==> flow/design.v <==
module bcd (
    start_value,
    reset,
    clock,
    increment,
    convert,
    ready,
    bcd_value,
    int_value,
    num_digits,
    is_invalid
);
    input [33:0] start_value;
    input reset;
    input clock;
    input increment;
    input convert;
    output ready;
    output [43:0] bcd_value;
    output [33:0] int_value;
    output [4:0] num_digits;
    output is_invalid;
    wire _56;
    wire [19:0] _52;
    wire [19:0] _51;
    wire _53;
    wire [15:0] _49;
    wire [15:0] _48;
    wire _50;
    wire [11:0] _46;
    wire [11:0] _45;
    wire _47;
    wire [7:0] _43;
    wire [7:0] _42;
    wire _44;
    wire [3:0] _40;
    wire [3:0] _39;
    wire _41;
    wire [3:0] _34;
    wire [4:0] _35;
    reg _54;
    wire _32;
    wire _55;
    wire _58;
    reg _60;
    wire _1;
    reg _57;
    wire [4:0] _30;
    wire [4:0] _104;
    wire [3:0] _102;
    wire [3:0] _101;
    wire _103;
    wire [4:0] _106;
    wire [4:0] _100;
    wire [3:0] _97;
    wire _99;
    wire [4:0] _107;
    wire [4:0] _96;
    wire [3:0] _93;
    wire _95;
    wire [4:0] _108;
    wire [4:0] _92;
    wire [3:0] _89;
    wire _91;
    wire [4:0] _109;
    wire [4:0] _88;
    wire [3:0] _85;
    wire _87;
    wire [4:0] _110;
    wire [4:0] _84;
    wire [3:0] _81;
    wire _83;
    wire [4:0] _111;
    wire [4:0] _80;
    wire [3:0] _77;
    wire _79;
    wire [4:0] _112;
    wire [4:0] _76;
    wire [3:0] _73;
    wire _75;
    wire [4:0] _113;
    wire [4:0] _72;
    wire [3:0] _69;
    wire _71;
    wire [4:0] _114;
    wire [4:0] _68;
    wire [3:0] _65;
    wire _67;
    wire [4:0] _115;
    wire [4:0] _64;
    wire [3:0] _61;
    wire _63;
    wire [4:0] _116;
    wire [4:0] _117;
    reg [4:0] _118;
    wire [4:0] _3;
    reg [4:0] _31;
    wire [33:0] _119;
    wire [33:0] _123;
    wire [33:0] _124;
    wire [33:0] _121;
    reg [33:0] _126;
    wire [33:0] _5;
    reg [33:0] _120;
    wire [43:0] _37;
    wire [3:0] _341;
    wire [3:0] _342;
    wire [3:0] _338;
    wire _339;
    wire _340;
    wire [3:0] _344;
    wire [3:0] _334;
    wire _331;
    wire _332;
    wire [3:0] _336;
    wire [3:0] _337;
    wire [3:0] _326;
    wire _323;
    wire _324;
    wire [3:0] _328;
    wire [3:0] _329;
    wire [3:0] _318;
    wire _315;
    wire _316;
    wire [3:0] _320;
    wire [3:0] _321;
    wire [3:0] _310;
    wire _307;
    wire _308;
    wire [3:0] _312;
    wire [3:0] _313;
    wire [3:0] _302;
    wire _299;
    wire _300;
    wire [3:0] _304;
    wire [3:0] _305;
    wire [3:0] _294;
    wire _291;
    wire _292;
    wire [3:0] _296;
    wire [3:0] _297;
    wire [3:0] _286;
    wire _283;
    wire _284;
    wire [3:0] _288;
    wire [3:0] _289;
    wire [3:0] _278;
    wire _275;
    wire _276;
    wire [3:0] _280;
    wire [3:0] _281;
    wire [3:0] _270;
    wire _267;
    wire _268;
    wire [3:0] _272;
    wire [3:0] _273;
    wire [3:0] _262;
    wire _259;
    wire _260;
    wire [3:0] _264;
    wire [3:0] _257;
    wire [3:0] _253;
    wire _255;
    wire [3:0] _249;
    wire _251;
    wire [3:0] _245;
    wire _247;
    wire [3:0] _241;
    wire _243;
    wire [3:0] _237;
    wire _239;
    wire [3:0] _233;
    wire _235;
    wire [3:0] _229;
    wire _231;
    wire [3:0] _225;
    wire _227;
    wire [3:0] _221;
    wire _223;
    wire [3:0] _218;
    wire _220;
    wire _224;
    wire _228;
    wire _232;
    wire _236;
    wire _240;
    wire _244;
    wire _248;
    wire _252;
    wire _256;
    wire [3:0] _265;
    wire [43:0] _345;
    wire [32:0] _130;
    wire [33:0] _132;
    wire [33:0] _8;
    wire [33:0] _129;
    reg [33:0] _134;
    wire [33:0] _9;
    reg [33:0] convert_buffer;
    wire _216;
    wire [3:0] _211;
    wire [3:0] _212;
    wire [3:0] _208;
    wire [3:0] _207;
    wire _209;
    wire _210;
    wire [3:0] _213;
    wire [3:0] _205;
    wire [3:0] _200;
    wire _202;
    wire _203;
    wire [3:0] _206;
    wire [3:0] _198;
    wire [3:0] _193;
    wire _195;
    wire _196;
    wire [3:0] _199;
    wire [3:0] _191;
    wire [3:0] _186;
    wire _188;
    wire _189;
    wire [3:0] _192;
    wire [3:0] _184;
    wire [3:0] _179;
    wire _181;
    wire _182;
    wire [3:0] _185;
    wire [3:0] _177;
    wire [3:0] _172;
    wire _174;
    wire _175;
    wire [3:0] _178;
    wire [3:0] _170;
    wire [3:0] _165;
    wire _167;
    wire _168;
    wire [3:0] _171;
    wire [3:0] _163;
    wire [3:0] _158;
    wire _160;
    wire _161;
    wire [3:0] _164;
    wire [3:0] _156;
    wire [3:0] _151;
    wire _153;
    wire _154;
    wire [3:0] _157;
    wire [3:0] _149;
    wire [3:0] _144;
    wire _146;
    wire _147;
    wire [3:0] _150;
    wire [3:0] _142;
    wire [3:0] _137;
    wire _139;
    wire _140;
    wire [3:0] _143;
    wire [43:0] _214;
    wire [42:0] _215;
    wire [43:0] _217;
    wire [43:0] _136;
    reg [43:0] _346;
    wire [43:0] _10;
    reg [43:0] _38;
    wire _364;
    wire [1:0] _25;
    wire vdd;
    wire gnd;
    wire _348;
    reg _349;
    wire _12;
    reg _28;
    wire _29;
    wire [1:0] _362;
    wire [1:0] _59;
    wire [5:0] _359;
    wire [5:0] _350;
    wire _14;
    wire _16;
    wire [5:0] _354;
    wire [5:0] _355;
    wire [5:0] _353;
    reg [5:0] _356;
    wire [5:0] _17;
    reg [5:0] bits_processed;
    wire _360;
    wire [1:0] _361;
    wire [1:0] _133;
    wire [1:0] _125;
    wire _19;
    wire [1:0] _357;
    wire _21;
    wire [1:0] _358;
    reg [1:0] _363;
    wire [1:0] _22;
    (* fsm_encoding="one_hot" *)
    reg [1:0] _26;
    reg _365;
    wire _23;
    assign _56 = 1'b0;
    assign _52 = _38[39:20];
    assign _51 = _38[19:0];
    assign _53 = _51 == _52;
    assign _49 = _38[31:16];
    assign _48 = _38[15:0];
    assign _50 = _48 == _49;
    assign _46 = _38[23:12];
    assign _45 = _38[11:0];
    assign _47 = _45 == _46;
    assign _43 = _38[15:8];
    assign _42 = _38[7:0];
    assign _44 = _42 == _43;
    assign _40 = _38[7:4];
    assign _39 = _38[3:0];
    assign _41 = _39 == _40;
    assign _34 = _31[4:1];
    assign _35 = { _56,
                   _34 };
    always @* begin
        case (_35)
        0:
            _54 <= gnd;
        1:
            _54 <= _41;
        2:
            _54 <= _44;
        3:
            _54 <= _47;
        4:
            _54 <= _50;
        default:
            _54 <= _53;
        endcase
    end
    assign _32 = _31[0:0];
    assign _55 = _32 ? gnd : _54;
    assign _58 = _29 ? _57 : _55;
    always @* begin
        case (_26)
        2'b11:
            _60 <= _58;
        default:
            _60 <= _57;
        endcase
    end
    assign _1 = _60;
    always @(posedge _16) begin
        if (_14)
            _57 <= _56;
        else
            _57 <= _1;
    end
    assign _30 = 5'b00000;
    assign _104 = 5'b00001;
    assign _102 = 4'b0000;
    assign _101 = _38[3:0];
    assign _103 = _101 == _102;
    assign _106 = _103 ? _30 : _104;
    assign _100 = 5'b00010;
    assign _97 = _38[7:4];
    assign _99 = _97 == _102;
    assign _107 = _99 ? _106 : _100;
    assign _96 = 5'b00011;
    assign _93 = _38[11:8];
    assign _95 = _93 == _102;
    assign _108 = _95 ? _107 : _96;
    assign _92 = 5'b00100;
    assign _89 = _38[15:12];
    assign _91 = _89 == _102;
    assign _109 = _91 ? _108 : _92;
    assign _88 = 5'b00101;
    assign _85 = _38[19:16];
    assign _87 = _85 == _102;
    assign _110 = _87 ? _109 : _88;
    assign _84 = 5'b00110;
    assign _81 = _38[23:20];
    assign _83 = _81 == _102;
    assign _111 = _83 ? _110 : _84;
    assign _80 = 5'b00111;
    assign _77 = _38[27:24];
    assign _79 = _77 == _102;
    assign _112 = _79 ? _111 : _80;
    assign _76 = 5'b01000;
    assign _73 = _38[31:28];
    assign _75 = _73 == _102;
    assign _113 = _75 ? _112 : _76;
    assign _72 = 5'b01001;
    assign _69 = _38[35:32];
    assign _71 = _69 == _102;
    assign _114 = _71 ? _113 : _72;
    assign _68 = 5'b01010;
    assign _65 = _38[39:36];
    assign _67 = _65 == _102;
    assign _115 = _67 ? _114 : _68;
    assign _64 = 5'b01011;
    assign _61 = _38[43:40];
    assign _63 = _61 == _102;
    assign _116 = _63 ? _115 : _64;
    assign _117 = _29 ? _116 : _31;
    always @* begin
        case (_26)
        2'b11:
            _118 <= _117;
        default:
            _118 <= _31;
        endcase
    end
    assign _3 = _118;
    always @(posedge _16) begin
        if (_14)
            _31 <= _30;
        else
            _31 <= _3;
    end
    assign _119 = 34'b0000000000000000000000000000000000;
    assign _123 = 34'b0000000000000000000000000000000001;
    assign _124 = _120 + _123;
    assign _121 = _21 ? _8 : _120;
    always @* begin
        case (_26)
        2'b00:
            _126 <= _121;
        2'b10:
            _126 <= _124;
        default:
            _126 <= _120;
        endcase
    end
    assign _5 = _126;
    always @(posedge _16) begin
        if (_14)
            _120 <= _119;
        else
            _120 <= _5;
    end
    assign _37 = 44'b00000000000000000000000000000000000000000000;
    assign _341 = 4'b0001;
    assign _342 = _218 + _341;
    assign _338 = 4'b1001;
    assign _339 = _218 < _338;
    assign _340 = ~ _339;
    assign _344 = _340 ? _102 : _342;
    assign _334 = _221 + _341;
    assign _331 = _221 < _338;
    assign _332 = ~ _331;
    assign _336 = _332 ? _102 : _334;
    assign _337 = _220 ? _336 : _221;
    assign _326 = _225 + _341;
    assign _323 = _225 < _338;
    assign _324 = ~ _323;
    assign _328 = _324 ? _102 : _326;
    assign _329 = _224 ? _328 : _225;
    assign _318 = _229 + _341;
    assign _315 = _229 < _338;
    assign _316 = ~ _315;
    assign _320 = _316 ? _102 : _318;
    assign _321 = _228 ? _320 : _229;
    assign _310 = _233 + _341;
    assign _307 = _233 < _338;
    assign _308 = ~ _307;
    assign _312 = _308 ? _102 : _310;
    assign _313 = _232 ? _312 : _233;
    assign _302 = _237 + _341;
    assign _299 = _237 < _338;
    assign _300 = ~ _299;
    assign _304 = _300 ? _102 : _302;
    assign _305 = _236 ? _304 : _237;
    assign _294 = _241 + _341;
    assign _291 = _241 < _338;
    assign _292 = ~ _291;
    assign _296 = _292 ? _102 : _294;
    assign _297 = _240 ? _296 : _241;
    assign _286 = _245 + _341;
    assign _283 = _245 < _338;
    assign _284 = ~ _283;
    assign _288 = _284 ? _102 : _286;
    assign _289 = _244 ? _288 : _245;
    assign _278 = _249 + _341;
    assign _275 = _249 < _338;
    assign _276 = ~ _275;
    assign _280 = _276 ? _102 : _278;
    assign _281 = _248 ? _280 : _249;
    assign _270 = _253 + _341;
    assign _267 = _253 < _338;
    assign _268 = ~ _267;
    assign _272 = _268 ? _102 : _270;
    assign _273 = _252 ? _272 : _253;
    assign _262 = _257 + _341;
    assign _259 = _257 < _338;
    assign _260 = ~ _259;
    assign _264 = _260 ? _102 : _262;
    assign _257 = _38[43:40];
    assign _253 = _38[39:36];
    assign _255 = _253 == _338;
    assign _249 = _38[35:32];
    assign _251 = _249 == _338;
    assign _245 = _38[31:28];
    assign _247 = _245 == _338;
    assign _241 = _38[27:24];
    assign _243 = _241 == _338;
    assign _237 = _38[23:20];
    assign _239 = _237 == _338;
    assign _233 = _38[19:16];
    assign _235 = _233 == _338;
    assign _229 = _38[15:12];
    assign _231 = _229 == _338;
    assign _225 = _38[11:8];
    assign _227 = _225 == _338;
    assign _221 = _38[7:4];
    assign _223 = _221 == _338;
    assign _218 = _38[3:0];
    assign _220 = _218 == _338;
    assign _224 = _220 ? _223 : gnd;
    assign _228 = _224 ? _227 : gnd;
    assign _232 = _228 ? _231 : gnd;
    assign _236 = _232 ? _235 : gnd;
    assign _240 = _236 ? _239 : gnd;
    assign _244 = _240 ? _243 : gnd;
    assign _248 = _244 ? _247 : gnd;
    assign _252 = _248 ? _251 : gnd;
    assign _256 = _252 ? _255 : gnd;
    assign _265 = _256 ? _264 : _257;
    assign _345 = { _265,
                    _273,
                    _281,
                    _289,
                    _297,
                    _305,
                    _313,
                    _321,
                    _329,
                    _337,
                    _344 };
    assign _130 = convert_buffer[32:0];
    assign _132 = { _130,
                    _56 };
    assign _8 = start_value;
    assign _129 = _21 ? _8 : convert_buffer;
    always @* begin
        case (_26)
        2'b00:
            _134 <= _129;
        2'b01:
            _134 <= _132;
        default:
            _134 <= convert_buffer;
        endcase
    end
    assign _9 = _134;
    always @(posedge _16) begin
        if (_14)
            convert_buffer <= _119;
        else
            convert_buffer <= _9;
    end
    assign _216 = convert_buffer[33:33];
    assign _211 = 4'b0011;
    assign _212 = _207 + _211;
    assign _208 = 4'b0101;
    assign _207 = _38[3:0];
    assign _209 = _207 < _208;
    assign _210 = ~ _209;
    assign _213 = _210 ? _212 : _207;
    assign _205 = _200 + _211;
    assign _200 = _38[7:4];
    assign _202 = _200 < _208;
    assign _203 = ~ _202;
    assign _206 = _203 ? _205 : _200;
    assign _198 = _193 + _211;
    assign _193 = _38[11:8];
    assign _195 = _193 < _208;
    assign _196 = ~ _195;
    assign _199 = _196 ? _198 : _193;
    assign _191 = _186 + _211;
    assign _186 = _38[15:12];
    assign _188 = _186 < _208;
    assign _189 = ~ _188;
    assign _192 = _189 ? _191 : _186;
    assign _184 = _179 + _211;
    assign _179 = _38[19:16];
    assign _181 = _179 < _208;
    assign _182 = ~ _181;
    assign _185 = _182 ? _184 : _179;
    assign _177 = _172 + _211;
    assign _172 = _38[23:20];
    assign _174 = _172 < _208;
    assign _175 = ~ _174;
    assign _178 = _175 ? _177 : _172;
    assign _170 = _165 + _211;
    assign _165 = _38[27:24];
    assign _167 = _165 < _208;
    assign _168 = ~ _167;
    assign _171 = _168 ? _170 : _165;
    assign _163 = _158 + _211;
    assign _158 = _38[31:28];
    assign _160 = _158 < _208;
    assign _161 = ~ _160;
    assign _164 = _161 ? _163 : _158;
    assign _156 = _151 + _211;
    assign _151 = _38[35:32];
    assign _153 = _151 < _208;
    assign _154 = ~ _153;
    assign _157 = _154 ? _156 : _151;
    assign _149 = _144 + _211;
    assign _144 = _38[39:36];
    assign _146 = _144 < _208;
    assign _147 = ~ _146;
    assign _150 = _147 ? _149 : _144;
    assign _142 = _137 + _211;
    assign _137 = _38[43:40];
    assign _139 = _137 < _208;
    assign _140 = ~ _139;
    assign _143 = _140 ? _142 : _137;
    assign _214 = { _143,
                    _150,
                    _157,
                    _164,
                    _171,
                    _178,
                    _185,
                    _192,
                    _199,
                    _206,
                    _213 };
    assign _215 = _214[42:0];
    assign _217 = { _215,
                    _216 };
    assign _136 = _21 ? _37 : _38;
    always @* begin
        case (_26)
        2'b00:
            _346 <= _136;
        2'b01:
            _346 <= _217;
        2'b10:
            _346 <= _345;
        default:
            _346 <= _38;
        endcase
    end
    assign _10 = _346;
    always @(posedge _16) begin
        if (_14)
            _38 <= _37;
        else
            _38 <= _10;
    end
    assign _364 = _21 ? gnd : vdd;
    assign _25 = 2'b00;
    assign vdd = 1'b1;
    assign gnd = 1'b0;
    assign _348 = _29 ? vdd : gnd;
    always @* begin
        case (_26)
        2'b11:
            _349 <= _348;
        default:
            _349 <= _28;
        endcase
    end
    assign _12 = _349;
    always @(posedge _16) begin
        if (_14)
            _28 <= _56;
        else
            _28 <= _12;
    end
    assign _29 = ~ _28;
    assign _362 = _29 ? _26 : _25;
    assign _59 = 2'b11;
    assign _359 = 6'b100001;
    assign _350 = 6'b000000;
    assign _14 = reset;
    assign _16 = clock;
    assign _354 = 6'b000001;
    assign _355 = bits_processed + _354;
    assign _353 = _21 ? _350 : bits_processed;
    always @* begin
        case (_26)
        2'b00:
            _356 <= _353;
        2'b01:
            _356 <= _355;
        default:
            _356 <= bits_processed;
        endcase
    end
    assign _17 = _356;
    always @(posedge _16) begin
        if (_14)
            bits_processed <= _350;
        else
            bits_processed <= _17;
    end
    assign _360 = bits_processed == _359;
    assign _361 = _360 ? _59 : _26;
    assign _133 = 2'b01;
    assign _125 = 2'b10;
    assign _19 = increment;
    assign _357 = _19 ? _125 : _26;
    assign _21 = convert;
    assign _358 = _21 ? _133 : _357;
    always @* begin
        case (_26)
        2'b00:
            _363 <= _358;
        2'b01:
            _363 <= _361;
        2'b10:
            _363 <= _59;
        2'b11:
            _363 <= _362;
        default:
            _363 <= _26;
        endcase
    end
    assign _22 = _363;
    always @(posedge _16) begin
        if (_14)
            _26 <= _25;
        else
            _26 <= _22;
    end
    always @* begin
        case (_26)
        2'b00:
            _365 <= _364;
        default:
            _365 <= gnd;
        endcase
    end
    assign _23 = _365;
    assign ready = _23;
    assign bcd_value = _38;
    assign int_value = _120;
    assign num_digits = _31;
    assign is_invalid = _57;
endmodule
module aoc (
    data_value,
    data_valid,
    reset,
    clock,
    puzzle,
    result_valid,
    result_value,
    data_ready,
    debug
);
    input [63:0] data_value;
    input data_valid;
    input reset;
    input clock;
    input [4:0] puzzle;
    output result_valid;
    output [63:0] result_value;
    output data_ready;
    output [1:0] debug;
    wire [1:0] _29;
    wire [1:0] _63;
    wire [1:0] _59;
    wire [1:0] _58;
    wire [1:0] _60;
    wire [1:0] _61;
    wire [1:0] _62;
    wire [1:0] _64;
    wire [1:0] _66;
    wire [1:0] _67;
    wire [1:0] _1;
    reg [1:0] _30;
    wire _68;
    wire _72;
    wire _70;
    wire _71;
    wire _73;
    wire _74;
    wire _3;
    reg _69;
    wire [63:0] _89;
    wire [33:0] _79;
    wire [29:0] _78;
    wire [63:0] _80;
    wire [63:0] _81;
    wire _77;
    wire [63:0] _82;
    wire [63:0] _83;
    wire [63:0] _84;
    wire [63:0] _85;
    wire [63:0] _86;
    wire [63:0] _87;
    wire [63:0] _88;
    wire [63:0] _5;
    reg [63:0] invalid_sum;
    wire [63:0] _91;
    wire [63:0] _92;
    wire [63:0] _93;
    wire [63:0] _94;
    wire [63:0] _95;
    wire [63:0] _6;
    reg [63:0] _90;
    wire _150;
    wire _151;
    wire _152;
    wire [33:0] _33;
    wire [33:0] _146;
    wire [33:0] _147;
    wire [33:0] _142;
    wire [33:0] _143;
    wire [33:0] _144;
    wire [63:0] _9;
    wire [33:0] _136;
    wire _11;
    wire [33:0] _137;
    wire [33:0] _133;
    wire [33:0] _134;
    wire _126;
    wire [33:0] _97;
    wire [33:0] _96;
    wire [33:0] _98;
    wire [33:0] _99;
    wire [33:0] _100;
    wire [33:0] _101;
    wire [33:0] _12;
    reg [33:0] range;
    wire [33:0] _118;
    wire _56;
    wire _102;
    wire _103;
    wire _104;
    wire _105;
    wire _106;
    wire _107;
    wire _13;
    reg _51;
    wire gnd;
    wire _109;
    wire _110;
    wire _111;
    wire _112;
    wire _14;
    reg _49;
    wire _16;
    wire _18;
    wire [84:0] _52;
    wire _53;
    wire _54;
    wire _57;
    wire [33:0] _119;
    wire [33:0] _116;
    wire [33:0] _120;
    wire [33:0] _121;
    wire [33:0] _122;
    wire [33:0] _123;
    wire [33:0] _124;
    wire [33:0] _19;
    reg [33:0] range_counter;
    wire _47;
    wire _127;
    wire vdd;
    wire _108;
    wire _125;
    wire _128;
    wire _129;
    wire _130;
    wire _131;
    wire _20;
    reg _40;
    wire _42;
    wire [33:0] _135;
    wire [33:0] _138;
    wire [33:0] _139;
    wire [33:0] _140;
    wire [33:0] _21;
    reg [33:0] _36;
    wire _38;
    wire [33:0] _145;
    wire [33:0] _148;
    wire [33:0] _149;
    wire [33:0] _22;
    reg [33:0] _32;
    wire _34;
    wire _153;
    wire [4:0] _27;
    wire [4:0] _24;
    wire _28;
    wire _154;
    wire _25;
    reg _114;
    assign _29 = 2'b00;
    assign _63 = 2'b01;
    assign _59 = 2'b11;
    assign _58 = 2'b10;
    assign _60 = _57 ? _59 : _58;
    assign _61 = _47 ? _60 : _30;
    assign _62 = _42 ? _61 : _30;
    assign _64 = _38 ? _63 : _62;
    assign _66 = _34 ? _29 : _64;
    assign _67 = _28 ? _66 : _30;
    assign _1 = _67;
    always @(posedge _18) begin
        if (_16)
            _30 <= _29;
        else
            _30 <= _1;
    end
    assign _68 = 1'b0;
    assign _72 = _11 ? gnd : vdd;
    assign _70 = _11 ? gnd : vdd;
    assign _71 = _38 ? _70 : gnd;
    assign _73 = _34 ? _72 : _71;
    assign _74 = _28 ? _73 : _69;
    assign _3 = _74;
    always @(posedge _18) begin
        if (_16)
            _69 <= _68;
        else
            _69 <= _3;
    end
    assign _89 = 64'b0000000000000000000000000000000000000000000000000000000000000000;
    assign _79 = _52[78:45];
    assign _78 = 30'b000000000000000000000000000000;
    assign _80 = { _78,
                   _79 };
    assign _81 = invalid_sum + _80;
    assign _77 = _52[84:84];
    assign _82 = _77 ? _81 : invalid_sum;
    assign _83 = _57 ? _82 : invalid_sum;
    assign _84 = _47 ? _83 : invalid_sum;
    assign _85 = _42 ? _84 : invalid_sum;
    assign _86 = _38 ? invalid_sum : _85;
    assign _87 = _34 ? invalid_sum : _86;
    assign _88 = _28 ? _87 : invalid_sum;
    assign _5 = _88;
    always @(posedge _18) begin
        if (_16)
            invalid_sum <= _89;
        else
            invalid_sum <= _5;
    end
    assign _91 = _47 ? _90 : invalid_sum;
    assign _92 = _42 ? _91 : _90;
    assign _93 = _38 ? _90 : _92;
    assign _94 = _34 ? _90 : _93;
    assign _95 = _28 ? _94 : _90;
    assign _6 = _95;
    always @(posedge _18) begin
        if (_16)
            _90 <= _89;
        else
            _90 <= _6;
    end
    assign _150 = _47 ? gnd : vdd;
    assign _151 = _42 ? _150 : gnd;
    assign _152 = _38 ? _114 : _151;
    assign _33 = 34'b0000000000000000000000000000000000;
    assign _146 = _9[33:0];
    assign _147 = _11 ? _146 : _32;
    assign _142 = _114 ? _33 : _32;
    assign _143 = _47 ? _32 : _142;
    assign _144 = _42 ? _143 : _32;
    assign _9 = data_value;
    assign _136 = _9[33:0];
    assign _11 = data_valid;
    assign _137 = _11 ? _136 : _36;
    assign _133 = _114 ? _33 : _36;
    assign _134 = _47 ? _36 : _133;
    assign _126 = _114 ? gnd : _125;
    assign _97 = 34'b0000000000000000000000000000000001;
    assign _96 = _36 - _32;
    assign _98 = _96 + _97;
    assign _99 = _38 ? range : _98;
    assign _100 = _34 ? range : _99;
    assign _101 = _28 ? _100 : range;
    assign _12 = _101;
    always @(posedge _18) begin
        if (_16)
            range <= _33;
        else
            range <= _12;
    end
    assign _118 = range_counter + _97;
    assign _56 = _51 == gnd;
    assign _102 = _57 ? vdd : gnd;
    assign _103 = _47 ? _102 : gnd;
    assign _104 = _42 ? _103 : gnd;
    assign _105 = _38 ? _51 : _104;
    assign _106 = _34 ? _51 : _105;
    assign _107 = _28 ? _106 : _51;
    assign _13 = _107;
    always @(posedge _18) begin
        if (_16)
            _51 <= _68;
        else
            _51 <= _13;
    end
    assign gnd = 1'b0;
    assign _109 = _108 ? vdd : gnd;
    assign _110 = _38 ? _49 : _109;
    assign _111 = _34 ? _49 : _110;
    assign _112 = _28 ? _111 : _49;
    assign _14 = _112;
    always @(posedge _18) begin
        if (_16)
            _49 <= _68;
        else
            _49 <= _14;
    end
    assign _16 = reset;
    assign _18 = clock;
    bcd
        bcd
        ( .clock(_18),
          .reset(_16),
          .convert(_49),
          .start_value(_32),
          .increment(_51),
          .ready(_52[0:0]),
          .bcd_value(_52[44:1]),
          .int_value(_52[78:45]),
          .num_digits(_52[83:79]),
          .is_invalid(_52[84:84]) );
    assign _53 = _52[0:0];
    assign _54 = _53 == vdd;
    assign _57 = _54 & _56;
    assign _119 = _57 ? _118 : range_counter;
    assign _116 = _114 ? _33 : range_counter;
    assign _120 = _47 ? _119 : _116;
    assign _121 = _42 ? _120 : range_counter;
    assign _122 = _38 ? range_counter : _121;
    assign _123 = _34 ? range_counter : _122;
    assign _124 = _28 ? _123 : range_counter;
    assign _19 = _124;
    always @(posedge _18) begin
        if (_16)
            range_counter <= _33;
        else
            range_counter <= _19;
    end
    assign _47 = range_counter < range;
    assign _127 = _47 ? _125 : _126;
    assign vdd = 1'b1;
    assign _108 = ~ _40;
    assign _125 = _108 ? vdd : _40;
    assign _128 = _42 ? _127 : _125;
    assign _129 = _38 ? _40 : _128;
    assign _130 = _34 ? _40 : _129;
    assign _131 = _28 ? _130 : _40;
    assign _20 = _131;
    always @(posedge _18) begin
        if (_16)
            _40 <= _68;
        else
            _40 <= _20;
    end
    assign _42 = _40 == vdd;
    assign _135 = _42 ? _134 : _36;
    assign _138 = _38 ? _137 : _135;
    assign _139 = _34 ? _36 : _138;
    assign _140 = _28 ? _139 : _36;
    assign _21 = _140;
    always @(posedge _18) begin
        if (_16)
            _36 <= _33;
        else
            _36 <= _21;
    end
    assign _38 = _36 == _33;
    assign _145 = _38 ? _32 : _144;
    assign _148 = _34 ? _147 : _145;
    assign _149 = _28 ? _148 : _32;
    assign _22 = _149;
    always @(posedge _18) begin
        if (_16)
            _32 <= _33;
        else
            _32 <= _22;
    end
    assign _34 = _32 == _33;
    assign _153 = _34 ? _114 : _152;
    assign _27 = 5'b00100;
    assign _24 = puzzle;
    assign _28 = _24 == _27;
    assign _154 = _28 ? _153 : _114;
    assign _25 = _154;
    always @(posedge _18) begin
        if (_16)
            _114 <= _68;
        else
            _114 <= _25;
    end
    assign result_valid = _114;
    assign result_value = _90;
    assign data_ready = _69;
    assign debug = _30;
endmodule
module aoc_top (
    puzzle,
    data_value,
    data_valid,
    reset,
    clock,
    result_valid,
    result_value,
    data_ready,
    debug
);
    input [4:0] puzzle;
    input [63:0] data_value;
    input data_valid;
    input reset;
    input clock;
    output result_valid;
    output [63:0] result_value;
    output data_ready;
    output [1:0] debug;
    wire [1:0] _16;
    wire _17;
    wire [63:0] _18;
    wire [4:0] _5;
    wire [63:0] _7;
    wire _9;
    wire _11;
    wire _13;
    wire [67:0] _15;
    wire _19;
    assign _16 = _15[67:66];
    assign _17 = _15[65:65];
    assign _18 = _15[64:1];
    assign _5 = puzzle;
    assign _7 = data_value;
    assign _9 = data_valid;
    assign _11 = reset;
    assign _13 = clock;
    aoc
        aoc
        ( .clock(_13),
          .reset(_11),
          .data_valid(_9),
          .data_value(_7),
          .puzzle(_5),
          .result_valid(_15[0:0]),
          .result_value(_15[64:1]),
          .data_ready(_15[65:65]),
          .debug(_15[67:66]) );
    assign _19 = _15[0:0];
    assign result_valid = _19;
    assign result_value = _18;
    assign data_ready = _17;
    assign debug = _16;
endmodule
module aoc_day2 (
    input         clock,
    input         reset,
    input  [63:0] data_value,
    input         data_valid,
    output        data_ready,
    output        result_valid,
    output [63:0] result_value
);
    wire [1:0] debug_unused;
    aoc aoc (
        .clock        (clock),
        .reset        (reset),
        .puzzle       (5'b00100),
        .data_value   (data_value),
        .data_valid   (data_valid),
        .data_ready   (data_ready),
        .result_valid (result_valid),
        .result_value (result_value),
        .debug        (debug_unused)
    );
endmodule
==> flow/run.sh <==
#!/bin/bash
# the make line also repeats each setting of config.mk as NAME=value (left out here)
make -C /OpenROAD-flow-scripts/flow DESIGN_CONFIG=/design/flow/config.mk WORK_HOME=/design/flow/orfs CLKGATE_MAP_FILE= finish
==> flow/config.mk <==
export PLATFORM = sky130hd
export DESIGN_NAME = aoc_day2
export DESIGN_NICKNAME = aoc_day2
export VERILOG_FILES = /design/flow/design.v
export SDC_FILE = /design/flow/constraint.sdc
export NUM_CORES = 4
export LEC_CHECK = 0
export CAP_MARGIN = 20
export CORE_ASPECT_RATIO = 0.91
export CORE_MARGIN = 2
export CORE_UTILIZATION = 72
export CTS_CLUSTER_DIAMETER = 356
export CTS_CLUSTER_SIZE = 35
export MAX_ROUTING_LAYER = met4
export MIN_ROUTING_LAYER = met1
export PLACE_DENSITY_LB_ADDON = 0.0
export SETUP_SLACK_MARGIN = 0.82
export SLEW_MARGIN = 30
export TNS_END_PERCENT = 95
==> flow/constraint.sdc <==
create_clock -name core_clock -period 2.75 [get_ports {clock}]
set_input_delay 0.5500 -clock core_clock [delete_from_list [all_inputs] [get_ports {clock}]]
set_output_delay 0.5500 -clock core_clock [all_outputs]
set_load 0.01 [all_outputs]
==> results.toml, run 1 <==
# generated from flow reports
[synthesis]
mux_share_pct = 3.168
async_flop_share_pct = 0
yosys.area_share.simple_pct = 22.48
synth.avg_cell_area_sq_um = 7.763
ys_cells = 3083
synth_top_cell_by_count = "nand2_1"
edf_count = 0
syn_inst = 3083
topCombFamilyByArea = "simple AND/OR/NAND/NOR gates"
ff_type = "dfxtp_1"
ys_seq_share_pct = 33.21
synth-xor-area-share_pct = 4.757
synth_cell_types = 94
fp_nets = 3321
ys_seq_elements = 397
synth.top_cells.by_count = "nand2_1, dfxtp_1, a21oi_1"
ys_chip_area_sq_mm = 0.02393
compound_area_share_pct = 22.08
ys_warn_count = 2
topCellsByArea = "dfxtp_1, ha_1, a21oi_1"
syn_area_sq_mm = 0.02393
largest_area_cell = "dfxtp_1"
yosys.area.top_type_share_pct = 33.21
synthAdderAreaFrac_pct = 9.003

[floorplanning]
fp_util_pct = 73.34
core_area_sq_mm = 0.03263
dieWidth_um = 195.1
dieArea_sq_mm = 0.03472
rows = 63
die_h_um = 177.9
io-pin-count = 133

[run_status]
first-error = "[ERROR DPL-0033] detailed placement checks failed during check placement."
status = "aborted with a tool error"
lastStage = "clock tree synthesis (4_1_cts)"

[placed_design]
post_dp_cell_area_sq_mm = 0.02839
placedCellCount = 3774
numPortBuffers = 102
hpwl_um = 53460
routabilityCongestion = 0.9993
-- metrics by stage --
| step | hold WS, ps | worst slack [ps] |
|---|---|---|
| 2_1_floorplan | 430.2 | -50.20 |
| 3_3_place_gp | 437.0 | -228.2 |
| 3_5_place_dp | 443.2 | -355.6 |
==> run 2, diff against run 1 <==
CELL_PAD_IN_SITES_DETAIL_PLACEMENT = 1   (was unset)
CELL_PAD_IN_SITES_GLOBAL_PLACEMENT = 0   (was unset)
CORE_ASPECT_RATIO = unset   (was 0.91)
CORE_MARGIN = 5   (was 2)
CORE_UTILIZATION = 53   (was 72)
CTS_CLUSTER_DIAMETER = unset   (was 356)
CTS_CLUSTER_SIZE = unset   (was 35)
GPL_TIMING_DRIVEN = 1   (was unset)
MAX_ROUTING_LAYER = met5   (was met4)
MIN_ROUTING_LAYER = unset   (was met1)
PLACE_DENSITY_LB_ADDON = unset   (was 0.0)
SETUP_SLACK_MARGIN = 0.23   (was 0.82)
SLEW_MARGIN = 20   (was 30)
TNS_END_PERCENT = 10   (was 95)
clock period = 2.53 ns   (was 2.75 ns; I/O delays follow)
==> run 2 against run 1 <==
The flow again stops in clock tree synthesis (4_1_cts). Synthesized area unchanged. Die area up 43%. Synthesized cell count unchanged.
==> results.toml, run 2 <==
# generated from flow reports
[run_status]
status = "aborted with a tool error"
lastStage = "clock tree synthesis (4_1_cts)"
first-error = "[ERROR DPL-0033] detailed placement checks failed during check placement."

[synthesis]
ff_type = "dfxtp_1"
async_flop_share_pct = 0
synth.avg_cell_area_sq_um = 7.763
compound_area_share_pct = 22.08
ys_seq_share_pct = 33.21
ys_chip_area_sq_mm = 0.02393
synth-xor-area-share_pct = 4.757
mux_share_pct = 3.168
yosys.area_share.simple_pct = 22.48
yosys.area.top_type_share_pct = 33.21
ys_cells = 3083
syn_inst = 3083
topCombFamilyByArea = "simple AND/OR/NAND/NOR gates"
synth_top_cell_by_count = "nand2_1"
fp_nets = 3321
topCellsByArea = "dfxtp_1, ha_1, a21oi_1"
ys_warn_count = 2
ys_seq_elements = 397
syn_area_sq_mm = 0.02393
synth.top_cells.by_count = "nand2_1, dfxtp_1, a21oi_1"
largest_area_cell = "dfxtp_1"
edf_count = 0
synth_cell_types = 94
synthAdderAreaFrac_pct = 9.003

[floorplanning]
io-pin-count = 133
die_h_um = 222.5
rows = 77
dieWidth_um = 222.5
dieArea_sq_mm = 0.04951
fp_util_pct = 53.89
core_area_sq_mm = 0.04441

[placed_design]
hpwl_um = 67870
place_ws_ps = -809.3
numPortBuffers = 102
post_dp_cell_area_sq_mm = 0.02889
routabilityCongestion = 0.9288
## run 2: stage by stage
| step | utilization, % | total power, mW | instances | TNS [ps] |
|---|---|---|---|---|
| 2_1_floorplan | - | 19.02 | 3083 | -16830 |
| 3_3_place_gp | 65.04 | 25.00 | 4036 | -76290 |
| 3_5_place_dp | 65.04 | 26.43 | 4036 | -125940 |
==> run 3, diff against run 2 <==
CELL_PAD_IN_SITES_DETAIL_PLACEMENT = unset   (was 1)
CELL_PAD_IN_SITES_GLOBAL_PLACEMENT = unset   (was 0)
CORE_MARGIN = 2   (was 5)
CORE_UTILIZATION = 72   (was 53)
CTS_CLUSTER_SIZE = 41   (was unset)
GPL_TIMING_DRIVEN = unset   (was 1)
MAX_ROUTING_LAYER = unset   (was met5)
PLACE_DENSITY = 0.67   (was unset)
SETUP_SLACK_MARGIN = unset   (was 0.23)
TNS_END_PERCENT = unset   (was 10)
clock period = 3.05 ns   (was 2.53 ns; I/O delays follow)
==> run 3 against run 2 <==
The layout now fails its checks (setup timing). Die area shrank 30%. Synthesized cell count did not move. Synthesized area unchanged.
==> results.toml, run 3 <==
# synthesis and place-and-route metrics
[grt]
antenna_found_initial = 1
grt_pass1_vias = 24450
grt_max_degree = 162
grt_pass1_wl_um = 119600
groute.usage.overall_pct = 40.96
gr-total-overflow = 0

[synthesis]
synth.avg_cell_area_sq_um = 7.763
synth.top_cells.by_count = "nand2_1, dfxtp_1, a21oi_1"
ff_type = "dfxtp_1"
async_flop_share_pct = 0
topCombFamilyByArea = "simple AND/OR/NAND/NOR gates"
yosys.area_share.simple_pct = 22.48
compound_area_share_pct = 22.08
synth_cell_types = 94
yosys.area.top_type_share_pct = 33.21
synth_top_cell_by_count = "nand2_1"
synthAdderAreaFrac_pct = 9.003
syn_area_sq_mm = 0.02393
largest_area_cell = "dfxtp_1"
ys_chip_area_sq_mm = 0.02393
synth-xor-area-share_pct = 4.757
ys_seq_elements = 397
ys_warn_count = 2
fp_nets = 3321
syn_inst = 3083
topCellsByArea = "dfxtp_1, ha_1, a21oi_1"
ys_cells = 3083
ys_seq_share_pct = 33.21
mux_share_pct = 3.168
edf_count = 0

[route]
highest-signal-layer = "met4"
route.detailed.drc = 0
ant_nets = 0
viasPerCell = 6.893
m1WireLength_um = 28800
wl_met2_um = 37780
drt_pass1_iterations = 17
wl_per_cell_um = 21.69
antennaDiodeCount = 0
totalWireLength_um = 81980
dr_total_vias = 26050
drt_iter0_drc = 3927
route.met3.wl_um = 8883

[timing]
tightest_slew_ps = 1036
max_slew_margin_pct = 30.37
max_freq_ghz = 0.2903
final-max-slew-violation-count = 0
timing.final.ws_setup_ps = -394.7
setup_violations = 233
skew_ps = 37.28
worst_hold_slack_ps = 455.2
finalHoldViolCount = 0
rsz0062_at_grt = "true"
finalCritPeriodShare_pct = 112.9
post-route-min-period_ps = 3445

[hold_path]
hold_path.class = "flop to flop"
hp-start = "aoc._90[22]$_SDFFE_PP0P_"
holdPathEnd = "aoc._90[22]$_SDFFE_PP0P_"
hold_path_depth = 2

[floorplanning]
fp_util_pct = 73.37
io-pin-count = 133
die_h_um = 186.3
rows = 66
dieArea_sq_mm = 0.03472
dieWidth_um = 186.3
core_area_sq_mm = 0.03262

[setup_path]
crit_path_top_delay_cell = "dfxtp_1"
path_class = "flop to flop"
cp-end-kind = "flop"
critPathBufInv = 4
rr_worst_depth = 13
crit_cells = 13
slowest_delay_ps = 560
crit_required_ps = 3540
crit_start = "aoc.range[15]$_SDFFE_PP0P_"
rrSetupSlack_ps = -390
crit_path_start_kind = "flop"
critPathArrivalTime_ps = 3940
worstReg2RegEnd = "aoc._36[24]$_SDFFE_PP0P_"
crit_end = "aoc._36[24]$_SDFFE_PP0P_"
reg2reg_from = "aoc.range[15]$_SDFFE_PP0P_"
cp_max_fo = 34
crit_path_cell_trace = "inv_1 -> ha_4 -> and4_4 -> nand2_1 -> buf_4 -> o311ai_4 -> a22oi_4 -> buf_6 -> a211o_1 -> a21oi_2 -> buf_12 -> nand3_1 -> a21oi_1"
crit_family = "AND-OR/OR-AND gates"

[clocking]
max-clock-path-buffers = 3
cts_hold_buf = 0
clk_pin_slew_ps = 70
clock-sinks = 397
cts_buffers = 43
cts_tree = "done"
cts_root_buf = "clkbuf_16"
htree_levels = 2
clk_latency_ps = 610

[pwr]
powerComb_mw = 15.8
intPower_mw = 15.21
p_sw_mw = 12.67
power.density_mw_per_mm2 = 952.6
combPwrFrac_pct = 56.7
pwr-share-clk_pct = 19.3
seq_power_mw = 6.68
peakVddDrop_v = 0.001211
leakage_nw = 11.34
swShare_pct = 45.44
pg_clk_mw = 5.39
top_power_group = "combinational cells"
p_seq_share_pct = 24.0

[run_status]
status = "finished with violations"
so_faults = "setup timing"

[run]
drv_cap = 0
warning_count = 85

[placed_design]
routabilityCongestion = 0.9390
numPortBuffers = 102
hpwl_um = 47750

[cells_and_area]
nFillCells = 1521
area_growth_syn_to_layout_pct = 22.25
layout.nets = 3541
post-route-util_pct = 89.70
==> run 3: stage by stage <==
step | total power, mW | instance area [sq um] | setup slack [ps] | TNS [ps] | std cells
6_report | 27.87 | 29260 | -394.7 | -45800 | 3779
4_1_cts | 25.57 | 28460 | -25.16 | -47.73 | 3757
3_5_place_dp | 19.68 | 26690 | -229.5 | -6575 | 3671
2_1_floorplan | 15.30 | 23940 | 47.78 | 0 | 3083
5_1_grt | 28.78 | 29260 | -414.9 | -58640 | 3779
3_3_place_gp | 19.15 | 26690 | -147.9 | -1081 | 3671
==> run 3: cell type report <==
class                           count  area (sq um)  share of cell area, %
Multi-Input combinational cell   2356         15630                  53.42
Tap cell                          442         553.0                  1.890
Clock inverter                     20         234.0                 0.7997
Sequential cell                   397          7969                  27.24
Clock buffer                       59          1196                  4.088
Timing Repair Buffer              365          3152                  10.77
Inverter                          140         525.5                  1.796
==> run 3: metal layers <==
metal	track usage, %	up-vias
met5	0	-
met3	6.714	643
met4	23.75	0
met1	48.53	12020
li1	-	11390
met2	70.31	1998
==> run 3: repair_timing <==
item / CTS / global route
endpoints found under the setup margin: 123 / 168
pin swaps: 21 / 57
resized: 55 / 126
cloned: 2 / 2
buffers inserted: 6 / 22
hold endpoints to repair: 0 / 0
==> run 4, diff against run 3 <==
CAP_MARGIN = 40   (was 20)
CTS_CLUSTER_DIAMETER = 62   (was unset)
CTS_CLUSTER_SIZE = 20   (was 41)
PLACE_DENSITY = unset   (was 0.67)
PLACE_DENSITY_LB_ADDON = 0.28   (was unset)
SLEW_MARGIN = 40   (was 20)
clock period = 4.47 ns   (was 3.05 ns; I/O delays follow)
==> run 4 against run 3 <==
Now clean on timing, DRC and antenna. Worst hold slack got worse by 1.2 ps. Sequential share of layout area is 3.2 points higher. Synthesized area is the same. Total power decreased by 45%. Final cell count fell by 6.8%. Die area unchanged. Maximum frequency fell by 10%. Clock skew decreased by 18 ps. Sequential power fell by 29%. Via count fell by 12%. Critical endpoint is now aoc.invalid_sum[48]$_SDFFE_PP0P_. Highest routed layer is now met5.
==> results.toml, run 4 <==
# synthesis and place-and-route metrics
[floorplanning]
rows = 66
dieWidth_um = 186.3
die_h_um = 186.3
core_area_sq_mm = 0.03262
io-pin-count = 133
dieArea_sq_mm = 0.03472
fp_util_pct = 73.37

[synthesis]
topCombFamilyByArea = "simple AND/OR/NAND/NOR gates"
mux_share_pct = 3.168
syn_inst = 3083
ys_seq_elements = 397
ys_warn_count = 2
compound_area_share_pct = 22.08
ys_seq_share_pct = 33.21
topCellsByArea = "dfxtp_1, ha_1, a21oi_1"
yosys.area_share.simple_pct = 22.48
fp_nets = 3321
synth_top_cell_by_count = "nand2_1"
synthAdderAreaFrac_pct = 9.003
async_flop_share_pct = 0
synth_cell_types = 94
edf_count = 0
syn_area_sq_mm = 0.02393
yosys.area.top_type_share_pct = 33.21
ys_cells = 3083
synth.top_cells.by_count = "nand2_1, dfxtp_1, a21oi_1"
ff_type = "dfxtp_1"
synth-xor-area-share_pct = 4.757
synth.avg_cell_area_sq_um = 7.763
largest_area_cell = "dfxtp_1"
ys_chip_area_sq_mm = 0.02393

[setup_path]
crit_end = "aoc.invalid_sum[48]$_SDFFE_PP0P_"
crit_path_start_kind = "flop"
critPathArrivalTime_ps = 4350
crit_cells = 10
crit_path_top_delay_cell = "a311o_1"
rr_worst_depth = 10
crit_path_cell_trace = "ha_1 -> a21o_1 -> a221oi_2 -> a2bb2oi_1 -> o311ai_1 -> a22oi_4 -> nand2_2 -> a311o_1 -> or4_1 -> a21oi_1"
crit_family = "AND-OR/OR-AND gates"
crit_required_ps = 4990
slowest_delay_ps = 610
path_class = "flop to flop"
rrSetupSlack_ps = 640
cp-end-kind = "flop"
worstReg2RegEnd = "aoc.invalid_sum[48]$_SDFFE_PP0P_"
reg2reg_from = "aoc.range_counter[7]$_SDFFE_PP0P_"
critPathBufInv = 0
crit_start = "aoc.range_counter[7]$_SDFFE_PP0P_"
cp_max_fo = 18

[hold_path]
holdPathEnd = "aoc.range[20]$_SDFFE_PP0P_"
hp-start = "aoc.range[20]$_SDFFE_PP0P_"
hold_path.class = "flop to flop"
hold_path_depth = 2

[placed_design]
numPortBuffers = 102
hpwl_um = 44620
routabilityCongestion = 0.9391

[pwr]
seq_power_mw = 4.75
pg_clk_mw = 2.92
pwr-share-clk_pct = 19.0
p_seq_share_pct = 30.9
combPwrFrac_pct = 50.2
total_power_mw = 15.40
p_sw_mw = 6.960
leakage_nw = 9.830
swShare_pct = 45.20
peakVddDrop_v = 0.0009266
powerComb_mw = 7.72
intPower_mw = 8.437
top_power_group = "combinational cells"
power.density_mw_per_mm2 = 589.2

[clocking]
cts_hold_buf = 0
cts_tree = "done"
cts_buffers = 31
cts_resized = 0
cts_root_buf = "clkbuf_16"
post_cts.repair.setup_buffers = 0
clk_latency_ps = 610
clock-sinks = 397
htree_levels = 1
clk_pin_slew_ps = 80
max-clock-path-buffers = 3

[grt]
gr-total-overflow = 0
antenna_found_initial = 2
grt_pass1_wl_um = 104000
groute.usage.overall_pct = 35.06
grt_pass1_vias = 21740
grt_max_degree = 141

[run]
drv_cap = 0
warning_count = 85

[timing]
finalCritPeriodShare_pct = 85.67
post-route-min-period_ps = 3829
fin_setup_tns_ps = 0
final-max-slew-violation-count = 0
rsz0062_at_grt = "false"
setup_violations = 0
max_freq_ghz = 0.2611
skew_ps = 19.25
worst_hold_slack_ps = 454.1
tightest_slew_ps = 877.8
finalHoldViolCount = 0
max_slew_margin_pct = 40.86

[route]
route.detailed.drc = 0
ant_nets = 0
drt_iter0_drc = 2184
totalWireLength_um = 63370
drt_pass1_iterations = 8
dr_total_vias = 22860
viasPerCell = 6.491
wl_per_cell_um = 18.00

[run_status]
status = "timing/DRC/antenna clean"

[cells_and_area]
area_growth_syn_to_layout_pct = 9.180
layout.nets = 3298
run 4: layer usage:
metal	wire [um]	vias up	global-route usage [%]
li1	-	10900	-
met1	25500	10810	43.26
met2	30860	939	62.06
met3	4601	204	4.777
met4	2392	2	13.42
met5	12	-	0
run 4: final cells by class:
cell class	count	area (sq um)
inverters	140	525.5
multi-input cells	2356	14780
flip-flops and latches	397	7950
clock inverters	20	251.5
clock buffers	31	775.7
repair buffers	134	1295
diodes	1	2.502
fillers	2220	6489
well taps	442	553.0
run 4: per-stage QoR:
| step | cells | worst slack (ps) | cell area (sq um) | utilization [%] |
|---|---|---|---|---|
| floorplan | 3083 | 1378 | 23930 | - |
| global placement | 3468 | 946.0 | 25070 | 76.86 |
| detailed placement | 3468 | 850.9 | 25080 | 76.90 |
| CTS | 3519 | 715.5 | 26110 | 80.05 |
| global route | 3520 | 526.6 | 26130 | 80.10 |
| finish | 3521 | 640.7 | 26130 | 80.11 |
==> run 5, diff against run 4 <==
CAP_MARGIN = 20   (was 40)
CORE_UTILIZATION = 64   (was 72)
CTS_CLUSTER_DIAMETER = unset   (was 62)
CTS_CLUSTER_SIZE = unset   (was 20)
PLACE_DENSITY_LB_ADDON = unset   (was 0.28)
SLEW_MARGIN = 20   (was 40)
clock period = 4.39 ns   (was 4.47 ns; I/O delays follow)
==> run 5 against run 4 <==
Clock power rose by 26%. Final cell count rose by 1.6%. Combinational power rose by 1%. Critical path type unchanged. Still clean on timing, DRC and antenna. Core utilization fell by 7.7 points. Sequential power rose by 1%. Total power rose by 5.8%. Die area rose by 12%. Critical path depth rose by 4.
==> results.toml, run 5 <==
# synthesis and place-and-route metrics
[run_status]
status = "timing/DRC/antenna clean"

[synthesis]
yosys.area.top_type_share_pct = 33.21
ys_seq_share_pct = 33.21
topCombFamilyByArea = "simple AND/OR/NAND/NOR gates"
topCellsByArea = "dfxtp_1, ha_1, a21oi_1"
synth.top_cells.by_count = "nand2_1, dfxtp_1, a21oi_1"
edf_count = 0
fp_nets = 3321
yosys.area_share.simple_pct = 22.48
ys_chip_area_sq_mm = 0.02393
async_flop_share_pct = 0
syn_area_sq_mm = 0.02393
largest_area_cell = "dfxtp_1"
syn_inst = 3083
synth-xor-area-share_pct = 4.757
synth_cell_types = 94
ys_warn_count = 2
mux_share_pct = 3.168
synth_top_cell_by_count = "nand2_1"
ys_cells = 3083
ff_type = "dfxtp_1"
compound_area_share_pct = 22.08
ys_seq_elements = 397
synth.avg_cell_area_sq_um = 7.763
synthAdderAreaFrac_pct = 9.003

[timing]
post-route-min-period_ps = 3708
final-max-slew-violation-count = 0
finalCritPeriodShare_pct = 84.47
worst_hold_slack_ps = 449.6
timing.final.ws_setup_ps = 681.9
tightest_slew_ps = 1029
max_freq_ghz = 0.2697
setup_violations = 0
skew_ps = 11.21
fin_setup_tns_ps = 0
finalHoldViolCount = 0
rsz0062_at_grt = "false"
max_slew_margin_pct = 31.32

[clocking]
htree_levels = 2
post_cts.repair.setup_buffers = 0
cts_root_buf = "clkbuf_16"
cts_tree = "done"
cts_buffers = 44
clk_latency_ps = 570
clock-sinks = 397
max-clock-path-buffers = 3
cts_resized = 0
cts_hold_buf = 0
clk_pin_slew_ps = 60

[pwr]
peakVddDrop_v = 0.0006479
p_sw_mw = 7.046
swShare_pct = 43.24
intPower_mw = 9.249
powerComb_mw = 7.80
top_power_group = "combinational cells"
seq_power_mw = 4.82
pg_clk_mw = 3.68
combPwrFrac_pct = 47.9
power.density_mw_per_mm2 = 613.7
leakage_nw = 10.05
p_seq_share_pct = 29.6
pwr-share-clk_pct = 22.6

[setup_path]
crit_required_ps = 4860
crit_end = "aoc.range[33]$_SDFFE_PP0P_"
path_class = "flop to flop"
crit_path_top_delay_cell = "o41ai_1"
critPathBufInv = 2
crit_path_cell_trace = "inv_1 -> ha_1 -> inv_1 -> ha_1 -> fa_1 -> a211o_1 -> nand2_1 -> a311oi_1 -> o21ai_0 -> nand3_1 -> o21a_1 -> o41ai_1 -> o21ai_0 -> a211oi_1"
cp-end-kind = "flop"
rrSetupSlack_ps = 680
critPathArrivalTime_ps = 4180
crit_cells = 14
cp_max_fo = 3
crit_family = "AND-OR/OR-AND gates"
reg2reg_from = "aoc._36[1]$_SDFFE_PP0P_"
worstReg2RegEnd = "aoc.range[33]$_SDFFE_PP0P_"
slowest_delay_ps = 550
crit_path_start_kind = "flop"
crit_start = "aoc._36[1]$_SDFFE_PP0P_"
rr_worst_depth = 14

[placed_design]
numPortBuffers = 102
routabilityCongestion = 0.9345
hpwl_um = 44140
place_ws_ps = 819.2
post_dp_cell_area_sq_mm = 0.02513

[floorplanning]
core_area_sq_mm = 0.03670
die_h_um = 197.4
fp_util_pct = 65.22
dieWidth_um = 197.4
io-pin-count = 133
rows = 70
dieArea_sq_mm = 0.03896

[route]
wl_met2_um = 30250
totalWireLength_um = 62910
ant_nets = 0
dr_total_vias = 22390
m1WireLength_um = 27060
highest-signal-layer = "met4"
drt_pass1_iterations = 6
viasPerCell = 6.260
antennaDiodeCount = 0
route.detailed.drc = 0
drt_iter0_drc = 1623
wl_per_cell_um = 17.59
route.met3.wl_um = 3627

[cells_and_area]
design_area_sq_mm = 0.02655
area_growth_syn_to_layout_pct = 10.95
nFillCells = 3010
layout.nets = 3315

[grt]
grt_pass1_vias = 21290
gr-total-overflow = 0
grt_max_degree = 144
grt_pass1_wl_um = 102500
groute.usage.overall_pct = 31.71
antenna_found_initial = 0

[hold_path]
holdPathEnd = "aoc.range[6]$_SDFFE_PP0P_"
hold_path_depth = 2
hp-start = "aoc.range[6]$_SDFFE_PP0P_"
hold_path.class = "flop to flop"

[run]
drv_cap = 0
warning_count = 83
run 5: routing by layer:
metal  up-vias  track usage (%)
met3       122            4.029
li1      10950                -
met2       660            54.64
met5         -                0
met4         0            12.67
met1     10660            40.24
run 5: final cells by class:
cell class / instances / area, sq um / share of cell area [%]
clock inverter: 18 / 152.6 / 0.5748
tap: 468 / 585.6 / 2.205
timing repair buffer: 138 / 1309 / 4.929
multi-input combinational: 2356 / 14760 / 55.58
clock buffer: 60 / 1272 / 4.792
inverter: 140 / 525.5 / 1.979
sequential: 397 / 7950 / 29.94
run 5: metrics by stage:
stage	power [mW]	utilization, %	cells
after detailed placement	12.47	68.48	3499
after global placement	12.29	68.48	3499
final	16.30	72.36	3577
after global routing	17.34	72.36	3577
after floorplan	10.62	-	3083
after CTS	16.21	72.36	3577
==> run 6, diff against run 5 <==
ABC_AREA = 1   (was unset)
CORE_UTILIZATION = 72   (was 64)
CTS_CLUSTER_DIAMETER = 381   (was unset)
CTS_CLUSTER_SIZE = 98   (was unset)
clock period = 1.14 ns   (was 4.39 ns; I/O delays follow)
==> run 6 against run 5 <==
The run now fails in clock tree synthesis (4_1_cts). Synthesized area is 14% higher. Synthesized cell count is 41% higher. Die area is 1.2% higher.
==> results.toml, run 6 <==
# generated from flow reports
[run_status]
status = "aborted with a tool error"
lastStage = "clock tree synthesis (4_1_cts)"
first-error = "[ERROR DPL-0038] Utilization greater than 100%, impossible to legalize"

[synthesis]
fp_nets = 4574
ys_warn_count = 2
edf_count = 0
synth_cell_types = 54
topCellsByArea = "dfxtp_1, nand2_1, ha_1"
ys_seq_share_pct = 29.16
yosys.area.top_type_share_pct = 29.16
synth-xor-area-share_pct = 4.049
mux_share_pct = 0
synth.top_cells.by_count = "nand2_1, inv_1, nor2_1"
synth.avg_cell_area_sq_um = 6.285
ys_seq_elements = 397
largest_area_cell = "dfxtp_1"
yosys.area_share.simple_pct = 32.63
ff_type = "dfxtp_1"
syn_area_sq_mm = 0.02725
async_flop_share_pct = 0
synthAdderAreaFrac_pct = 7.906
syn_inst = 4336
synth_top_cell_by_count = "nand2_1"
compound_area_share_pct = 15.99
topCombFamilyByArea = "simple AND/OR/NAND/NOR gates"
ys_chip_area_sq_mm = 0.02725
ys_cells = 4336

[placed_design]
post_dp_cell_area_sq_mm = 0.03542
hpwl_um = 88480
numPortBuffers = 102
routabilityCongestion = 1.111

[floorplanning]
fp_util_pct = 72.70
dieArea_sq_mm = 0.03942
io-pin-count = 133
rows = 71
core_area_sq_mm = 0.03749
dieWidth_um = 198.6
die_h_um = 198.6
## run 6: metrics by stage
stage / std cells / util [%] / worst slack [ps] / TNS [ps]
floorplan: 4336 / - / -947.9 / -265400
global placement: 5518 / 94.48 / -1088 / -324280
detailed placement: 5518 / 94.48 / -1432 / -403800
==> run 7, diff against run 6 <==
CAP_MARGIN = 15   (was 20)
CORE_ASPECT_RATIO = 1.25   (was unset)
CORE_UTILIZATION = 41   (was 72)
CTS_CLUSTER_DIAMETER = 334   (was 381)
CTS_CLUSTER_SIZE = unset   (was 98)
GPL_ROUTABILITY_DRIVEN = 1   (was unset)
MIN_ROUTING_LAYER = met2   (was unset)
SETUP_SLACK_MARGIN = 0.53   (was unset)
SLEW_MARGIN = 30   (was 20)
TNS_END_PERCENT = 30   (was unset)
clock period = 2.42 ns   (was 1.14 ns; I/O delays follow)
==> run 7 against run 6 <==
The run now finishes clean. Synthesized area is the same. Synthesized cell count unchanged. Die area grew 74%.
==> results.toml, run 7 <==
# synthesis and place-and-route metrics
[run_status]
status = "timing/DRC/antenna clean"

[setup_path]
worstReg2RegEnd = "aoc._36[5]$_SDFFE_PP0P_"
crit_required_ps = 2950
crit_family = "simple AND/OR/NAND/NOR gates"
critPathArrivalTime_ps = 2890
rr_worst_depth = 17
crit_path_top_delay_cell = "dfxtp_2"
rrSetupSlack_ps = 70
slowest_delay_ps = 340
path_class = "flop to flop"
crit_start = "aoc.range[14]$_SDFFE_PP0P_"
crit_path_cell_trace = "inv_2 -> ha_4 -> nand2_2 -> nor2_2 -> inv_1 -> a21oi_1 -> nor2_1 -> nand3_2 -> nand2_2 -> nand2_4 -> buf_12 -> nand3_4 -> nand2_8 -> buf_12 -> buf_16 -> nand2_1 -> a21oi_1"
crit_end = "aoc._36[5]$_SDFFE_PP0P_"
cp_max_fo = 9
crit_path_start_kind = "flop"
cp-end-kind = "flop"
critPathBufInv = 5
crit_cells = 17
reg2reg_from = "aoc.range[14]$_SDFFE_PP0P_"

[synthesis]
syn_inst = 4336
synth_cell_types = 54
synth.top_cells.by_count = "nand2_1, inv_1, nor2_1"
largest_area_cell = "dfxtp_1"
async_flop_share_pct = 0
synthAdderAreaFrac_pct = 7.906
edf_count = 0
ys_seq_elements = 397
yosys.area.top_type_share_pct = 29.16
ys_cells = 4336
synth.avg_cell_area_sq_um = 6.285
ff_type = "dfxtp_1"
compound_area_share_pct = 15.99
ys_warn_count = 2
topCombFamilyByArea = "simple AND/OR/NAND/NOR gates"
syn_area_sq_mm = 0.02725
fp_nets = 4574
mux_share_pct = 0
ys_chip_area_sq_mm = 0.02725
synth_top_cell_by_count = "nand2_1"
topCellsByArea = "dfxtp_1, nand2_1, ha_1"
yosys.area_share.simple_pct = 32.63
synth-xor-area-share_pct = 4.049
ys_seq_share_pct = 29.16

[hold_path]
hp-start = "reset"
hold_path.class = "input port to flop"
hold_path_depth = 2
holdPathEnd = "aoc.bcd._120[7]$_SDFFE_PP0P_"

[timing]
timing.final.ws_setup_ps = 65.17
max_slew_margin_pct = 39.65
finalCritPeriodShare_pct = 97.31
max_freq_ghz = 0.4247
rsz0062_at_grt = "true"
setup_violations = 0
finalHoldViolCount = 0
skew_ps = 32.49
post-route-min-period_ps = 2355
tightest_slew_ps = 905.3
fin_setup_tns_ps = 0
final-max-slew-violation-count = 0

[placed_design]
place_ws_ps = 4.904
placedCellCount = 5422
routabilityCongestion = 1.035
hpwl_um = 76270
numPortBuffers = 102

[cells_and_area]
logic_area_sq_mm = 0.01953
layout.nets = 4940
layout.cells.non_filler = 5599
register_area_sq_mm = 0.008082
nFillCells = 6465
area_growth_syn_to_layout_pct = 37.10

[pwr]
swShare_pct = 48.47
top_power_group = "combinational cells"
leakage_nw = 15.98
peakVddDrop_v = 0.001257
combPwrFrac_pct = 63.0
pwr-share-clk_pct = 17.2
power.density_mw_per_mm2 = 1249
powerComb_mw = 29.4
p_sw_mw = 22.63
p_seq_share_pct = 19.8
seq_power_mw = 9.26
intPower_mw = 24.06
pg_clk_mw = 8.01

[run]
warning_count = 85
drv_cap = 0

[route]
drt_iter0_drc = 9102
dr_total_vias = 42470
totalWireLength_um = 110900
ant_nets = 0
wl_per_cell_um = 19.81
drt_pass1_iterations = 14
viasPerCell = 7.585
route.detailed.drc = 0

[clocking]
cts_tree = "done"
clk_pin_slew_ps = 70
max-clock-path-buffers = 3
htree_levels = 2
cts_buffers = 47
cts_root_buf = "clkbuf_16"
cts_hold_buf = 0
clk_latency_ps = 630
clock-sinks = 397

[floorplanning]
fp_util_pct = 41.49
io-pin-count = 133
dieArea_sq_mm = 0.06856
die_h_um = 292.2
dieWidth_um = 234.6
core_area_sq_mm = 0.06569
rows = 105

[grt]
gr-total-overflow = 0
grt_pass1_vias = 42570
groute.usage.overall_pct = 45.96
grt_pass1_wl_um = 162500
grt_max_degree = 155
antenna_found_initial = 0
-- run 7: layer usage --
layer / up-vias / GRT usage (%) / share of wire, %
met5: - / 13.44 / 0.88
met4: 36 / 8.928 / 14
met3: 1611 / 56.36 / 37
met2: 11220 / 58.82 / 48
met1: 14800 / - / 0
li1: 14800 / - / -
-- run 7: cell type report --
cell class / instances / area share (%)
Clock buffer: 62 / 3.516
Tap cell: 856 / 2.867
Inverter: 532 / 5.475
Multi-Input combinational cell: 3225 / 52.27
Clock inverter: 25 / 0.9444
Antenna cell: 3 / 0.02009
Timing Repair Buffer: 499 / 13.28
Sequential cell: 397 / 21.63
-- run 7: what timing repair did --
action | CTS | global route
hold endpoints to repair | 0 | 0
endpoints found under the setup margin | 389 | 398
pin swaps | 39 | 107
resized | 226 | 468
setup buffers | 18 | 37
cloned | 16 | 15
-- run 7: stage by stage --
stage | utilization (%) | cell area [sq um] | hold WS (ps) | power (mW)
5_1_grt | 56.87 | 37350 | 162.3 | 49.33
2_1_floorplan | - | 28090 | 433.1 | 24.19
6_report | 56.88 | 37360 | 130.8 | 46.68
3_5_place_dp | 48.54 | 31880 | 452.3 | 32.03
3_3_place_gp | 48.54 | 31880 | 452.4 | 31.93
4_1_cts | 53.11 | 34880 | 116.2 | 41.90
==> run 8, diff against run 7 <==
ABC_AREA = unset   (was 1)
CAP_MARGIN = 40   (was 15)
CORE_ASPECT_RATIO = unset   (was 1.25)
CORE_UTILIZATION = 72   (was 41)
CTS_CLUSTER_DIAMETER = 62   (was 334)
CTS_CLUSTER_SIZE = 20   (was unset)
GPL_ROUTABILITY_DRIVEN = unset   (was 1)
MIN_ROUTING_LAYER = unset   (was met2)
PLACE_DENSITY = 0.66   (was unset)
SETUP_SLACK_MARGIN = unset   (was 0.53)
SLEW_MARGIN = 20   (was 30)
TNS_END_PERCENT = unset   (was 30)
clock period = 4.59 ns   (was 2.42 ns; I/O delays follow)
==> run 8 against run 7 <==
Clock skew is 6.7 ps lower. Synthesized area is 12% lower. Largest power group unchanged. Final area is 29% lower. Register-to-register slack better by 800 ps. Flip-flop count stayed put. Total power is 67% lower. Critical endpoint is now aoc.range[32]$_SDFFE_PP0P_. Sequential share of layout area is 8.4 points higher. First-iteration DRC count is 76% lower.
==> results.toml, run 8 <==
# synthesis and place-and-route metrics
[pwr]
peakVddDrop_v = 0.0009660
seq_power_mw = 4.61
p_sw_mw = 6.790
powerComb_mw = 7.52
p_seq_share_pct = 29.9
swShare_pct = 44.01
pg_clk_mw = 3.31
power.density_mw_per_mm2 = 583.0
combPwrFrac_pct = 48.7
total_power_mw = 15.43
top_power_group = "combinational cells"
pwr-share-clk_pct = 21.4
intPower_mw = 8.637
leakage_nw = 9.993

[clocking]
max-clock-path-buffers = 3
cts_hold_buf = 0
cts_tree = "done"
clock-sinks = 397
cts_buffers = 36
post_cts.repair.setup_buffers = 0
cts_resized = 0
clk_pin_slew_ps = 80
cts_root_buf = "clkbuf_16"
htree_levels = 2
clk_latency_ps = 540

[grt]
gr-total-overflow = 0
grt_max_degree = 85
groute.usage.overall_pct = 35.34
grt_pass1_vias = 21640
antenna_found_initial = 1
grt_pass1_wl_um = 104500

[floorplanning]
core_area_sq_mm = 0.03262
io-pin-count = 133
fp_util_pct = 73.37
dieWidth_um = 186.3
dieArea_sq_mm = 0.03472
die_h_um = 186.3
rows = 66

[setup_path]
path_class = "flop to flop"
reg2reg_from = "aoc._32[9]$_SDFFE_PP0P_"
crit_path_cell_trace = "inv_1 -> ha_1 -> ha_1 -> a21oi_1 -> o21ai_0 -> a211oi_1 -> a21oi_1 -> a2111oi_1 -> o31ai_1 -> nand3_1 -> mux2i_1 -> a311o_1"
rrSetupSlack_ps = 860
crit_start = "aoc._32[9]$_SDFFE_PP0P_"
crit_cells = 12
rr_worst_depth = 12
worstReg2RegEnd = "aoc.range[32]$_SDFFE_PP0P_"
crit_end = "aoc.range[32]$_SDFFE_PP0P_"
critPathBufInv = 1
crit_family = "AND-OR/OR-AND gates"
slowest_delay_ps = 650
critPathArrivalTime_ps = 4140
crit_path_start_kind = "flop"
cp-end-kind = "flop"
crit_path_top_delay_cell = "a2111oi_1"
cp_max_fo = 5
crit_required_ps = 5000

[cells_and_area]
layout.nets = 3308
area_growth_syn_to_layout_pct = 10.57
nFillCells = 2223
post-route-util_pct = 81.13
layout.cells.non_filler = 3541

[run_status]
status = "timing/DRC/antenna clean"

[synthesis]
synth-xor-area-share_pct = 4.757
synth_cell_types = 94
ff_type = "dfxtp_1"
topCombFamilyByArea = "simple AND/OR/NAND/NOR gates"
syn_area_sq_mm = 0.02393
synth.top_cells.by_count = "nand2_1, dfxtp_1, a21oi_1"
synthAdderAreaFrac_pct = 9.003
ys_cells = 3083
edf_count = 0
fp_nets = 3321
synth_top_cell_by_count = "nand2_1"
ys_warn_count = 2
largest_area_cell = "dfxtp_1"
synth.avg_cell_area_sq_um = 7.763
compound_area_share_pct = 22.08
async_flop_share_pct = 0
syn_inst = 3083
yosys.area.top_type_share_pct = 33.21
topCellsByArea = "dfxtp_1, ha_1, a21oi_1"
ys_chip_area_sq_mm = 0.02393
ys_seq_elements = 397
yosys.area_share.simple_pct = 22.48
mux_share_pct = 3.168
ys_seq_share_pct = 33.21

[hold_path]
hold_path_depth = 2
holdPathEnd = "aoc._90[42]$_SDFFE_PP0P_"
hp-start = "aoc._90[42]$_SDFFE_PP0P_"
hold_path.class = "flop to flop"

[route]
drt_pass1_iterations = 6
totalWireLength_um = 63880
route.detailed.drc = 0
ant_nets = 0
wl_per_cell_um = 18.04
dr_total_vias = 22960
viasPerCell = 6.484
drt_iter0_drc = 2165

[placed_design]
numPortBuffers = 102
routabilityCongestion = 0.9466
hpwl_um = 44740
placedCellCount = 3469

[timing]
finalHoldViolCount = 0
skew_ps = 25.74
max_freq_ghz = 0.2683
final-max-slew-violation-count = 0
fin_setup_tns_ps = 0
finalCritPeriodShare_pct = 81.21
rsz0062_at_grt = "false"
post-route-min-period_ps = 3728
setup_violations = 0
tightest_slew_ps = 863.9
max_slew_margin_pct = 42.40

[run]
drv_cap = 0
warning_count = 81
==> run 8: per-layer routing <==
| layer | GRT usage (%) | routed length (um) |
|---|---|---|
| met3 | 4.232 | 4518 |
| met4 | 14.71 | 2486 |
| met2 | 61.19 | 30790 |
| met1 | 44.65 | 26090 |
| met5 | 0 | 0 |
==> run 8: area by class of cell <==
type	count	area (sq um)	share of cell area, %
repair buffers	139	1389	5.248
clock buffers	41	960.9	3.631
flip-flops and latches	397	7950	30.04
diodes	3	7.507	0.02837
clock inverters	23	317.8	1.201
inverters	140	525.5	1.986
well taps	442	553.0	2.090
multi-input cells	2356	14760	55.77
==> run 8: per-stage QoR <==
| stage | setup WS [ps] | hold slack (ps) | instance area, sq um |
|---|---|---|---|
| 2_1_floorplan | 1498 | 431.8 | 23930 |
| 4_1_cts | 950.9 | 455.1 | 26390 |
| 3_5_place_dp | 972.4 | 444.8 | 25110 |
| 6_report | 862.4 | 454.5 | 26460 |
| 3_3_place_gp | 1092 | 441.6 | 25030 |
| 5_1_grt | 639.9 | 470.1 | 26460 |
Power and IR drop assume default switching activity.
